==> 07-22 <==
// topmodule
module topmodule( input clk,
input rst,
output [3:0] anode,
output [7:0] cathode,
input B1, B2, B3, B4,
input [4:0] operation);
wire refreshclock;
wire refreshtick;
wire [1:0] refreshcounter;
wire [3:0] digit1;
wire [3:0] digit2;
wire [3:0] digit3;
wire [3:0] digit4;
wire [7:0] digit1disp;
wire [7:0] digit2disp;
wire [7:0] digit3disp;
wire [7:0] digit4disp;
wire dot;
wire [3:0] final1, final2, final3, final4; 
wire [13:0] result;     
wire negative_sign;                
clockDivider refreshclockGenerator( .clk(clk),.clk_out(refreshclock),.tick(refreshtick),.rst(rst));
refreshCounter counter(.clk(clk),.rst(rst),.en(refreshtick),.refreshcounter(refreshcounter));
anodeControl anodeControl(.refreshcounter(refreshcounter),.anode(anode));
increment case1(.clk(clk), .en(refreshtick), .rst(rst),.button(B1),.in(digit1));
increment case2(.clk(clk), .en(refreshtick), .rst(rst),.button(B2),.in(digit2));
increment case3(.clk(clk), .en(refreshtick), .rst(rst),.button(B3),.in(digit3));
increment case4(.clk(clk), .en(refreshtick), .rst(rst),.button(B4),.in(digit4));
operations operate(.clk(clk), .en(refreshtick),.operation(operation), .reset(rst), .dig1(digit1), .dig2(digit2), .dig3(digit3),.dig4(digit4), .result(result), .negative_sign(negative_sign),.dot(dot));
seperate_results seperate(.clk(clk), .en(refreshtick), .result(result), .final1(final1), .final2(final2), .final3(final3), .final4(final4));
seven_seg display1(.clk(clk), .en(refreshtick),.in(final1),.dot(1'b1),.rst(rst),.out(digit1disp));
  ...
export LEC_CHECK = 0
export ABC_AREA = 0
export CAP_MARGIN = 20
export CELL_PAD_IN_SITES_GLOBAL_PLACEMENT = 2
export CORE_MARGIN = 7
export CORE_UTILIZATION = 15
export CTS_CLUSTER_SIZE = 65
export GPL_ROUTABILITY_DRIVEN = 0
export HOLD_SLACK_MARGIN = -0.07
export PLACE_DENSITY_LB_ADDON = 0.01
export SLEW_MARGIN = 35
export TNS_END_PERCENT = 85
create_clock -name core_clock -period 32.0 [get_ports {clk}]
run.sh (not shown) runs the stock make flow with config.mk's settings and CLKGATE_MAP_FILE=.
==> 07-02 (differences from 07-22) <==
Settings changed: ABC_AREA 0 to 1, CELL_PAD_IN_SITES_GLOBAL_PLACEMENT 2 to unset, CORE_MARGIN 7 to 2, CORE_UTILIZATION 15 to 70, CTS_CLUSTER_SIZE 65 to unset, GPL_ROUTABILITY_DRIVEN 0 to unset, HOLD_SLACK_MARGIN -0.07 to unset, PLACE_DENSITY set to 0.65, PLACE_DENSITY_LB_ADDON 0.01 to unset, SETUP_SLACK_MARGIN set to 5.0, SLEW_MARGIN 35 to 20, TNS_END_PERCENT 85 to unset.
==> flow/constraint.sdc (replaced) <==
create_clock -name core_clock -period 20.0 [get_ports {clk}]
set_input_delay 4.0000 -clock core_clock [delete_from_list [all_inputs] [get_ports {clk}]]
set_output_delay 4.0000 -clock core_clock [all_outputs]
set_load 0.01 [all_outputs]
==> results <==
|  | 07-02 | 07-22 |
|---|---|---|
| Run status | stopped before the end | timing/DRC/antenna clean |
| Last stage reached | global routing (5_1_grt) | - |
| Die H | 173.7 µm | 382.7 µm |
| Mapped Avg Cell Area | 6.719 µm² | 8.058 µm² |
| Post-synth mux share | 0.0009931 | 0.04229 |
| XORs/XNORs by Area | 0.06474 | 0.07003 |
| Complex-gate fraction of the synthesized area | 0.1366 | 0.2481 |
| Cell count in the Yosys report | 3000 | 2530 |
| Number of buffers added for setup after CTS | 141 | 0 |
| Placeable core region | 28550 µm² | 135100 µm² |
| Die W | 173.7 µm | 382.7 µm |
| Total nets after synthesis | 3269 | 2799 |
| Top-area cell share | 0.1316 | 0.1301 |
| Synthesized cell area | 20160 µm² | 20390 µm² |
| Simple-gate share of the synthesized area | 0.3142 | 0.2127 |
| Instance area at placement | 22550 µm² | 22850 µm² |
| Estimated wirelength of the detail-placed design | 41.22 mm | 65.17 mm |
| Gate count of the mapped netlist | 3000 | 2530 |
| Sequential fraction of the synthesis area | 0.1929 | 0.1908 |
| Number of gates resized after CTS | 58 | 0 |
| Library cell with the highest instance count after synthesis | sky130_fd_sc_hd__nand2_1 | sky130_fd_sc_hd__nor2_1 |
| Chip Footprint | 30170 µm² | 146400 µm² |
| Synth unique cells | 64 | 109 |
| Share of synthesized cell area in full adder, half adder and majority cells | 0.1773 | 0.1819 |
| Worst slack after detailed placement | -2.495 ns | 2.017 ns |
| Number of cell rows | 62 | 135 |

* * *

==> inputs of build 43 <==
==> flow/design.v <==
`timescale 1ns / 1ps
module clockDivider(input clk, rst, output reg clk_out, output tick);
reg [31:0] count; 
parameter n = 20;
always @ (posedge(clk), posedge(rst)) begin 
if (rst == 1'b1)
count <= 32'b0;
else if (count == n-1)
count <= 32'b0;
else
count <= count + 1;
end
always @ (posedge(clk), posedge(rst)) begin
if (rst == 1'b1)
clk_out <= 1'b0;
else if (count == n-1)
  clk_out <= ~clk_out;
else
 clk_out <= clk_out;
end
assign tick = (count == n-1) & ~clk_out;
endmodule
`timescale 1ns / 1ps
module refreshCounter(
input clk,
input rst,
input en,
output reg[1:0] refreshcounter
    );
    always@(posedge clk, posedge rst)
    if (rst)
    refreshcounter <= 2'd0;
    else if (en)
    refreshcounter <= refreshcounter +1; 
endmodule
`timescale 1ns / 1ps
module anodeControl(
input [1:0] refreshcounter,
output reg [3:0] anode
    );
    always @(refreshcounter)
    begin 
    case(refreshcounter)
    2'b00:
      anode= 4'b1110;
    2'b01:
      anode= 4'b1101;
    2'b10:
      anode= 4'b1011;
    2'b11:
      anode= 4'b0111;
      endcase
      end
endmodule
`timescale 1ns / 1ps
module increment(
input clk,
input rst,
input en,
input button,
output reg [3:0]in 
    );
        reg push_f;
       reg push_sync;
       reg push_sync_f;
       wire push_edge;
       always@(posedge clk, posedge rst) begin
       if (rst) begin
           push_f <= 1'b0;
           push_sync <= 1'b0;
       end else if (en) begin
           push_f <= button;
           push_sync <= push_f;    
       end
       end
       always @(posedge clk, posedge rst) begin
       if (rst) begin
           push_sync_f <= 1'b0;
       end else if (en) begin
           push_sync_f <= push_sync;
           end
       end
       assign push_edge = push_sync & ~push_sync_f;
       always @(posedge clk, posedge rst)
       begin
       if(rst)begin
       in<=0;
       end
       else if (en && push_edge)
       begin
          if (in!=9)
          in<=in+1;
          else
          in<=0;
          end
      end
endmodule
module operations(
input clk,
input en,
input [4:0] operation,
input reset,
input [3:0] dig1, dig2, dig3, dig4,
output reg [13:0] result,
output reg  negative_sign,
output reg dot
    );
    reg [7:0] num1, num2;
    always @(posedge clk) begin
      if (en) begin
        if (reset == 1) begin
            num1 <= 0;
            num2 <= 0;
        end
        else begin
            num1 <= (dig1 * 10) + dig2;
            num2 <= (dig3 * 10) + dig4;
        end
      end
    end
    always @(posedge (clk))
     begin
      if (en) begin
        if (reset == 1) begin
            result <= 16'b0;
             negative_sign <= 0;
             dot<=0;
        end
        else if (operation[0] == 1) begin     
            result <= num1 + num2;
             negative_sign <= 0;
             dot<=1;
        end
        else if (operation[1] == 1) begin     
          if (num1==num2) begin
                      result <= 0;
                      negative_sign <= 0;
                      dot<=1;
                  end
            if (num1>num2) begin
                result <= num1 - num2;
                negative_sign <= 0;
                dot<=1;
            end
            if (num2>num1) begin
                result <= num2 - num1;
                negative_sign <=  1;
                dot<=1;
            end
        end
        else if (operation[2] == 1) begin     
            result <= num1 * num2;
             negative_sign <= 0;
             dot<=1;
        end
        else if (operation[3] == 1) begin     
            result <= (num2 == 0) ? 14'd0 : num1 / num2;
             negative_sign <= 0;
            dot<=1;
        end
         else if (operation[4] == 1) begin     
                   result<= (num1 *100) + num2;
                    negative_sign <= 0;
                   dot<=0;
               end
        else
        begin
        result<= (num1 *100) + num2;
        negative_sign <= 0;
        dot<=0;
        end
      end
   end
endmodule
`timescale 1ns / 1ps
module seperate_results(input clk,
input en,
input [13:0] result,
output reg [3:0] final1, final2, final3, final4
    );
    always @(posedge clk) begin
        if (en) begin
        final1<= (result)%10;
        final2<= (result/10)%10;
        final3<= (result/100)%10;
        final4<= (result/1000)%10;
        end
    end
endmodule
module seven_seg(
input clk,
input rst,
input en,
input [3:0] in,
input dot,
output reg [7:0] out
    );
    always @(posedge(clk)) begin
                  if (en) begin
                    case(in)
                        4'b0000:             
                        out[6:0] <= 7'b0000001;    
                        4'b0001:             
                         out[6:0] <= 7'b1001111;
                        4'b0010:             
                         out[6:0] <= 7'b0010010; 
                        4'b0011:             
                         out[6:0] <= 7'b0000110;
                        4'b0100:             
                         out[6:0] <= 7'b1001100;
                        4'b0101:             
                         out[6:0] <= 7'b0100100;
                        4'b0110:             
                         out[6:0] <= 7'b0100000;
                        4'b0111:             
                         out[6:0] <= 7'b0001111;
                        4'b1000:             
                         out[6:0] <= 7'b0000000;
                        4'b1001:             
                         out[6:0] <= 7'b0000100;
                        4'b1010: 
                         out[6:0] <= 7'b1111110;                        
                        default:
                         out[6:0] <= out[6:0];
                    endcase 
                    out[7] <= dot;
                  end
    end
endmodule
`timescale 1ns / 1ps
module BCDcontrol(
input [7:0] digit1,
input [7:0] digit2,
input [7:0] digit3,
input [7:0] digit4,
input [1:0] refreshcounter,
output reg [7:0] outDigit
    );
    always @(*)
        begin 
        case(refreshcounter)
        2'd0:
          outDigit= digit1;
        2'd1:
          outDigit= digit2;
        2'd2:
          outDigit= digit3;
        2'd3:
          outDigit= digit4;
          endcase
          end
endmodule
module topmodule( input clk,
input rst,
output [3:0] anode,
output [7:0] cathode,
input B1, B2, B3, B4,
input [4:0] operation);
wire refreshclock;
wire refreshtick;
wire [1:0] refreshcounter;
wire [3:0] digit1;
wire [3:0] digit2;
wire [3:0] digit3;
wire [3:0] digit4;
wire [7:0] digit1disp;
wire [7:0] digit2disp;
wire [7:0] digit3disp;
wire [7:0] digit4disp;
wire dot;
wire [3:0] final1, final2, final3, final4; 
wire [13:0] result;     
wire negative_sign;                
clockDivider refreshclockGenerator( .clk(clk),.clk_out(refreshclock),.tick(refreshtick),.rst(rst));
refreshCounter counter(.clk(clk),.rst(rst),.en(refreshtick),.refreshcounter(refreshcounter));
anodeControl anodeControl(.refreshcounter(refreshcounter),.anode(anode));
increment case1(.clk(clk), .en(refreshtick), .rst(rst),.button(B1),.in(digit1));
increment case2(.clk(clk), .en(refreshtick), .rst(rst),.button(B2),.in(digit2));
increment case3(.clk(clk), .en(refreshtick), .rst(rst),.button(B3),.in(digit3));
increment case4(.clk(clk), .en(refreshtick), .rst(rst),.button(B4),.in(digit4));
operations operate(.clk(clk), .en(refreshtick),.operation(operation), .reset(rst), .dig1(digit1), .dig2(digit2), .dig3(digit3),.dig4(digit4), .result(result), .negative_sign(negative_sign),.dot(dot));
seperate_results seperate(.clk(clk), .en(refreshtick), .result(result), .final1(final1), .final2(final2), .final3(final3), .final4(final4));
seven_seg display1(.clk(clk), .en(refreshtick),.in(final1),.dot(1'b1),.rst(rst),.out(digit1disp));
seven_seg display2(.clk(clk), .en(refreshtick),.in(final2),.dot(1'b1),.rst(rst),.out(digit2disp));
seven_seg display3(.clk(clk), .en(refreshtick),.in(final3),.dot(dot),.rst(rst),.out(digit3disp));
seven_seg display4(.clk(clk), .en(refreshtick),.in((negative_sign) ? 4'b1010 : final4),.dot(1'b1),.rst(rst),.out(digit4disp)); 
BCDcontrol control(.digit1(digit1disp), .digit2(digit2disp),.digit3(digit3disp), .digit4(digit4disp),.refreshcounter(refreshcounter),.outDigit(cathode));
endmodule
==> flow/run.sh <==
#!/bin/bash
# the make line also repeats each setting of config.mk as NAME=value (left out here)
make -C /OpenROAD-flow-scripts/flow DESIGN_CONFIG=/design/flow/config.mk WORK_HOME=/design/flow/orfs CLKGATE_MAP_FILE= finish
==> flow/config.mk <==
export PLATFORM = sky130hd
export DESIGN_NAME = topmodule
export DESIGN_NICKNAME = topmodule
export VERILOG_FILES = /design/flow/design.v
export SDC_FILE = /design/flow/constraint.sdc
export NUM_CORES = 4
export LEC_CHECK = 0
export ABC_AREA = 1
export CAP_MARGIN = 20
export CORE_MARGIN = 2
export CORE_UTILIZATION = 70
export PLACE_DENSITY = 0.65
export SETUP_SLACK_MARGIN = -1.38
export SLEW_MARGIN = 20
==> flow/constraint.sdc <==
create_clock -name core_clock -period 20.0 [get_ports {clk}]
set_input_delay 4.0000 -clock core_clock [delete_from_list [all_inputs] [get_ports {clk}]]
set_output_delay 4.0000 -clock core_clock [all_outputs]
set_load 0.01 [all_outputs]
==> inputs of build 44, as changes to build 43 <==
Settings changed: CELL_PAD_IN_SITES_GLOBAL_PLACEMENT set to 2, CORE_UTILIZATION 70 to 40, CTS_CLUSTER_SIZE set to 13, PLACE_DENSITY 0.65 to not set, SETUP_SLACK_MARGIN -1.38 to not set, TNS_END_PERCENT set to 75.
==> flow/constraint.sdc (replaced) <==
create_clock -name core_clock -period 32.0 [get_ports {clk}]
set_input_delay 6.4000 -clock core_clock [delete_from_list [all_inputs] [get_ports {clk}]]
set_output_delay 6.4000 -clock core_clock [all_outputs]
set_load 0.01 [all_outputs]
==> inputs of trial 85, as changes to build 43 <==
Settings changed: PLACE_DENSITY 0.65 to not set, SETUP_SLACK_MARGIN -1.38 to not set.
==> flow/constraint.sdc (replaced) <==
create_clock -name core_clock -period 40.4 [get_ports {clk}]
set_input_delay 8.0800 -clock core_clock [delete_from_list [all_inputs] [get_ports {clk}]]
set_output_delay 8.0800 -clock core_clock [all_outputs]
set_load 0.01 [all_outputs]
==> inputs of build 42, as changes to build 43 <==
Settings changed: ABC_AREA 1 to not set, CORE_UTILIZATION 70 to 72, CTS_CLUSTER_DIAMETER set to 357, CTS_CLUSTER_SIZE set to 25, PLACE_DENSITY 0.65 to not set, PLACE_DENSITY_LB_ADDON set to 0.01, SETUP_SLACK_MARGIN -1.38 to 3.94.
==> flow/constraint.sdc (replaced) <==
create_clock -name core_clock -period 13.2 [get_ports {clk}]
set_input_delay 2.6400 -clock core_clock [delete_from_list [all_inputs] [get_ports {clk}]]
set_output_delay 2.6400 -clock core_clock [all_outputs]
set_load 0.01 [all_outputs]
==> notes <==
Trial 85 ran to the end with no violations. Build 44 finished with timing, DRC and antenna clean. Build 43 died in global routing (5_1_grt). Build 42 aborted during global routing (5_1_grt). Of build 44 and trial 85, trial 85 has the higher maximum frequency (gap 0.41%, measured against trial 85). In sequential cell count, trial 85 and build 44 do not differ. Against build 44, the via count of trial 85 is higher by about 3%. In trial 85 the non-clock buffer count is lower than in build 44, by 3. Against build 44, the final cell count of trial 85 is smaller by 7.9%.
==> figures <==
                                                           trial 85                  build 42                 build 44                  build 43
Worst path required time                                   40.55 ns                         -                 32.17 ns                         -
Hold violation count in the final report                          0                         -                        0                         -
Post-layout util                                             0.7447                         -                   0.4333                         -
Final tally of setup violations                                   0                         -                        0                         -
Run status                                  complete, no violations            did not finish  complete, no violations            did not finish
Failing step                                                      -  global routing (5_1_grt)                        -  global routing (5_1_grt)
Yosys aoi share                                              0.1366                    0.2481                   0.1366                    0.1366
Detailed Route Iter0 Violations                                1061                         -                      868                         -
Sequential cell area                                      3889 um^2                         -                3889 um^2                         -
Power dissipated in the clock network                      0.154 mW                         -                 0.197 mW                         -
Post-layout period usage of the worst path                   0.6776                         -                   0.8590                         -
Crit end category                                              flop                         -                     flop                         -

* * *

==> inputs of trial 18 <==
RTL: the design.v shown in full above, as it stands there.
export LEC_CHECK = 0
export ABC_AREA = 0
export CAP_MARGIN = 20
export CELL_PAD_IN_SITES_GLOBAL_PLACEMENT = 2
export CORE_MARGIN = 7
export CORE_UTILIZATION = 40
export CTS_CLUSTER_SIZE = 65
export GPL_ROUTABILITY_DRIVEN = 0
export HOLD_SLACK_MARGIN = -0.07
export PLACE_DENSITY_LB_ADDON = 0.01
export SLEW_MARGIN = 20
export TNS_END_PERCENT = 75
create_clock -name core_clock -period 32.0 [get_ports {clk}]
==> inputs of trial 71, as changes to trial 18 <==
ABC_AREA = not set   (was 0)
CELL_PAD_IN_SITES_GLOBAL_PLACEMENT = not set   (was 2)
CORE_MARGIN = 2   (was 7)
CORE_UTILIZATION = 72   (was 40)
CTS_CLUSTER_SIZE = 25   (was 65)
GPL_ROUTABILITY_DRIVEN = not set   (was 0)
HOLD_SLACK_MARGIN = not set   (was -0.07)
PLACE_DENSITY_LB_ADDON = not set   (was 0.01)
SETUP_SLACK_MARGIN = 3.94   (was not set)
TNS_END_PERCENT = not set   (was 75)
==> flow/constraint.sdc (replaced) <==
create_clock -name core_clock -period 13.6 [get_ports {clk}]
set_input_delay 2.7200 -clock core_clock [delete_from_list [all_inputs] [get_ports {clk}]]
set_output_delay 2.7200 -clock core_clock [all_outputs]
set_load 0.01 [all_outputs]
==> inputs of build 78, as changes to trial 18 <==
ABC_AREA = 1   (was 0)
CELL_PAD_IN_SITES_GLOBAL_PLACEMENT = not set   (was 2)
CORE_MARGIN = 2   (was 7)
CORE_UTILIZATION = 65   (was 40)
CTS_CLUSTER_SIZE = not set   (was 65)
GPL_ROUTABILITY_DRIVEN = not set   (was 0)
HOLD_SLACK_MARGIN = not set   (was -0.07)
PLACE_DENSITY_LB_ADDON = not set   (was 0.01)
SETUP_SLACK_MARGIN = -0.5   (was not set)
TNS_END_PERCENT = not set   (was 75)
==> flow/constraint.sdc (replaced) <==
create_clock -name core_clock -period 21.6 [get_ports {clk}]
set_input_delay 4.3200 -clock core_clock [delete_from_list [all_inputs] [get_ports {clk}]]
set_output_delay 4.3200 -clock core_clock [all_outputs]
set_load 0.01 [all_outputs]
==> inputs of build 58, as changes to trial 18 <==
ABC_AREA = 1   (was 0)
CELL_PAD_IN_SITES_GLOBAL_PLACEMENT = not set   (was 2)
CORE_MARGIN = 2   (was 7)
CORE_UTILIZATION = 68   (was 40)
CTS_CLUSTER_SIZE = not set   (was 65)
GPL_ROUTABILITY_DRIVEN = not set   (was 0)
HOLD_SLACK_MARGIN = not set   (was -0.07)
PLACE_DENSITY_LB_ADDON = not set   (was 0.01)
TNS_END_PERCENT = not set   (was 75)
==> flow/constraint.sdc (replaced) <==
create_clock -name core_clock -period 23.7 [get_ports {clk}]
set_input_delay 4.7400 -clock core_clock [delete_from_list [all_inputs] [get_ports {clk}]]
set_output_delay 4.7400 -clock core_clock [all_outputs]
set_load 0.01 [all_outputs]
==> comparison <==
Register-to-register slack, highest first: trial 18, build 58, build 78. Build 78 finished but fails on setup timing. Build 58 produced a clean layout. Trial 71 did not get past global routing (5_1_grt), error ODB-0269. Trial 18 passed the timing, design-rule and antenna checks. Clock skew, lowest first: build 78, trial 18, build 58. Of trial 18 and build 78, build 78 has the higher final area (gap 8.3%, measured against build 78). Non-clock buffer count, highest first: build 78, build 58, trial 18. In trial 18 the first-iteration DRC count is smaller than in build 78, by about 9%. Flip-flop count is the same in trial 18 and build 58.
No activity file was given, so power comes from the tool's default toggle rates.
